==> inputs of 06-28 <==
==> flow/design.v <==
`timescale 1ns/1ps
module array_mult_top (
    input             clk,
    input      [15:0] a,
    input      [15:0] b,
    output reg [31:0] p
);
    reg  [15:0] a_q, b_q;
    wire [31:0] prod;
    array_multiplier u_mult (
        .in_A(a_q),
        .in_B(b_q),
        .prod_out(prod)
    );
    always @(posedge clk) begin
        a_q <= a;
        b_q <= b;
        p   <= prod;
    end
endmodule

`timescale 1ns/1ps
module array_multiplier (
    input  [15:0] in_A,
    input  [15:0] in_B,
    output [31:0] prod_out
);
    wire [15:0] pp [15:0];   
    genvar i, j;
    generate
        for (i = 0; i < 16; i = i + 1) begin : GEN_PP_ROW
            for (j = 0; j < 16; j = j + 1) begin : GEN_PP_COL
                assign pp[i][j] = in_A[j] & in_B[i];
            end
        end
    endgenerate
    wire [31:0] row_sum [15:0];
    wire [31:0] row_carry [15:0];
    assign row_sum[0]   = {16'b0, pp[0]};
    assign row_carry[0] = 32'b0;
    genvar r;
    generate
        for (r = 1; r < 16; r = r + 1) begin : ADDER_ROWS
            wire [31:0] shifted_pp = { {16 - r{1'b0}}, pp[r], {r{1'b0}} };
            adder32 ADD_STAGE (
                .in_a(row_sum[r-1]),
                .in_b(shifted_pp),
                .cin(1'b0),
                .sum(row_sum[r]),
                .cout(row_carry[r])
            );
        end
    endgenerate
    assign prod_out = row_sum[15];
endmodule
module adder32 (
    input  [31:0] in_a,
    input  [31:0] in_b,
    input         cin,
    output [31:0] sum,
    output        cout
);
    wire [31:0] carry;
    genvar k;
    full_adder FA0 (.a(in_a[0]), .b(in_b[0]), .cin(cin), .sum(sum[0]), .cout(carry[0]));
    generate
        for (k = 1; k < 32; k = k + 1) begin : FA_CHAIN
            full_adder FAi (.a(in_a[k]), .b(in_b[k]), .cin(carry[k-1]), .sum(sum[k]), .cout(carry[k]));
        end
    endgenerate
    assign cout = carry[31];
endmodule
module full_adder (
    input  a,
    input  b,
    input  cin,
    output sum,
    output cout
);
    assign sum  = a ^ b ^ cin;
    assign cout = (a & b) | (b & cin) | (a & cin);
endmodule
==> flow/run.sh <==
#!/bin/bash
# the make line also repeats each setting of config.mk as NAME=value (left out here)
make -C /OpenROAD-flow-scripts/flow DESIGN_CONFIG=/design/flow/config.mk WORK_HOME=/design/flow/orfs CLKGATE_MAP_FILE= finish
==> flow/config.mk <==
export PLATFORM = sky130hd
export DESIGN_NAME = array_mult_top
export DESIGN_NICKNAME = array_mult_top
export VERILOG_FILES = /design/flow/design.v
export SDC_FILE = /design/flow/constraint.sdc
export NUM_CORES = 4
export LEC_CHECK = 0
export CAP_MARGIN = 0
export CORE_MARGIN = 9
export CORE_UTILIZATION = 59
export CTS_CLUSTER_SIZE = 93
export GPL_ROUTABILITY_DRIVEN = 1
export GPL_TIMING_DRIVEN = 0
export MIN_ROUTING_LAYER = met2
export PLACE_DENSITY = 0.91
export SETUP_SLACK_MARGIN = 3.33
export SLEW_MARGIN = 15
export TNS_END_PERCENT = 50
==> flow/constraint.sdc <==
create_clock -name core_clock -period 12.0 [get_ports {clk}]
set_input_delay 2.4000 -clock core_clock [delete_from_list [all_inputs] [get_ports {clk}]]
set_output_delay 2.4000 -clock core_clock [all_outputs]
set_load 0.01 [all_outputs]
==> 12-08: changes against 06-28 <==
==> flow/config.mk (replaced) <==
export PLATFORM = sky130hd
export DESIGN_NAME = array_mult_top
export DESIGN_NICKNAME = array_mult_top
export VERILOG_FILES = /design/flow/design.v
export SDC_FILE = /design/flow/constraint.sdc
export NUM_CORES = 4
export LEC_CHECK = 0
export CAP_MARGIN = 10
export CORE_MARGIN = 2
export CORE_UTILIZATION = 70
export CTS_CLUSTER_SIZE = 15
export SETUP_SLACK_MARGIN = -0.84
export SLEW_MARGIN = 20
==> flow/constraint.sdc (replaced) <==
create_clock -name core_clock -period 9.2 [get_ports {clk}]
set_input_delay 1.8400 -clock core_clock [delete_from_list [all_inputs] [get_ports {clk}]]
set_output_delay 1.8400 -clock core_clock [all_outputs]
set_load 0.01 [all_outputs]
==> results <==
- Between 12-08 and 06-28, the lower first-iteration DRC count is in 12-08 (gap 83%, measured against 06-28).
- Between 12-08 and 06-28, the lower sequential share of layout area is in 06-28 (gap 0.097 points).
- Against 12-08, the final area of 06-28 is higher by 1.1%.
- Count of clock-buffer cells in the layout is the same in 06-28 and 12-08.
- In 06-28 the worst setup slack is higher than in 12-08, by 2.3 ns.
- In synthesized area, 06-28 and 12-08 do not differ.
- Via count: 06-28 is higher than 12-08 (about 40%).
- Between 06-28 and 12-08, the lower worst hold slack is in 12-08 (gap 0.11 ns).
- 12-08 completed, yet does not pass: negative setup slack. 06-28 produced a layout that fails on negative setup slack.
- In 12-08 the non-clock buffer count is lower than in 06-28, by 11.
==> figures <==
                                                                               06-28                       12-08
Peak clock frequency supported by timing                                  0.0516 GHz                  0.0530 GHz
Multi-input logic area                                                     6700 um^2                   6770 um^2
Data-path buffer share of cell area in the final layout                        0.102                      0.0896
Count of fill cells added during filler insertion                                808                         572
Routed metal-1 wire length                                                      0 um                     4860 um
Run status                                                complete, but fails checks  complete, but fails checks
Violated checks                                                 negative setup slack        negative setup slack
Wire length of the first global-routing pass                               30,100 um                   25,300 um
Total global-route track usage                                                 0.324                       0.262
Final layout net count                                                         1,035                       1,024
Met2 track demand over resource                                                0.396                       0.518
Die H                                                                         136 um                      112 um
Startpoint of the lowest-slack register-to-register path                      a_q[0]                      b_q[0]
Worst hold slack across all endpoints                                       0.631 ns                    0.523 ns
Routed len/inst                                                              19.4 um                     15.8 um
Floorplan core density                                                         0.608                       0.717
Multi-input gate share of the layout cell area                                 0.678                       0.693
Chip footprint                                                           18,400 um^2                 12,500 um^2
Vias per std cell                                                               7.00                        5.22


==> juniper <==
RTL: the design.v shown in full above, as it stands there.
Settings: LEC_CHECK=0, ABC_AREA=1, CAP_MARGIN=20, CORE_MARGIN=2, CORE_UTILIZATION=72, PLACE_DENSITY=0.6, SLEW_MARGIN=20; clock period 18.9 ns.
run.sh (not shown) runs the stock make flow with config.mk's settings and CLKGATE_MAP_FILE=.
==> inputs of raven, as changes to juniper <==
--- a/flow/config.mk
+++ b/flow/config.mk
@@ -6,8 +6,9 @@
 export NUM_CORES = 4
 export LEC_CHECK = 0
-export ABC_AREA = 1
 export CAP_MARGIN = 20
 export CORE_MARGIN = 2
 export CORE_UTILIZATION = 72
-export PLACE_DENSITY = 0.6
+export PLACE_DENSITY_LB_ADDON = 0.06
+export SETUP_SLACK_MARGIN = 2.75
 export SLEW_MARGIN = 20
+export TNS_END_PERCENT = 5
==> flow/constraint.sdc (replaced) <==
create_clock -name core_clock -period 19.7 [get_ports {clk}]
set_input_delay 3.9400 -clock core_clock [delete_from_list [all_inputs] [get_ports {clk}]]
set_output_delay 3.9400 -clock core_clock [all_outputs]
set_load 0.01 [all_outputs]
==> comparison <==
- juniper produced a layout that fails on setup timing. raven finished with timing, DRC and antenna clean.
- Against raven, the clock skew of juniper is higher by 0.0052 ns.
- Against raven, the synthesized cell count of juniper is higher by about 38%.
- Of juniper and raven, juniper has the higher count of clock-buffer cells in the layout (gap 1).
- Register-to-register slack: raven is better than juniper (0.51 ns).
- Via count: raven is smaller than juniper (12%).
- Maximum frequency: raven is smaller than juniper (1.5%).
- Against juniper, the first-iteration DRC count of raven is smaller by 12%.
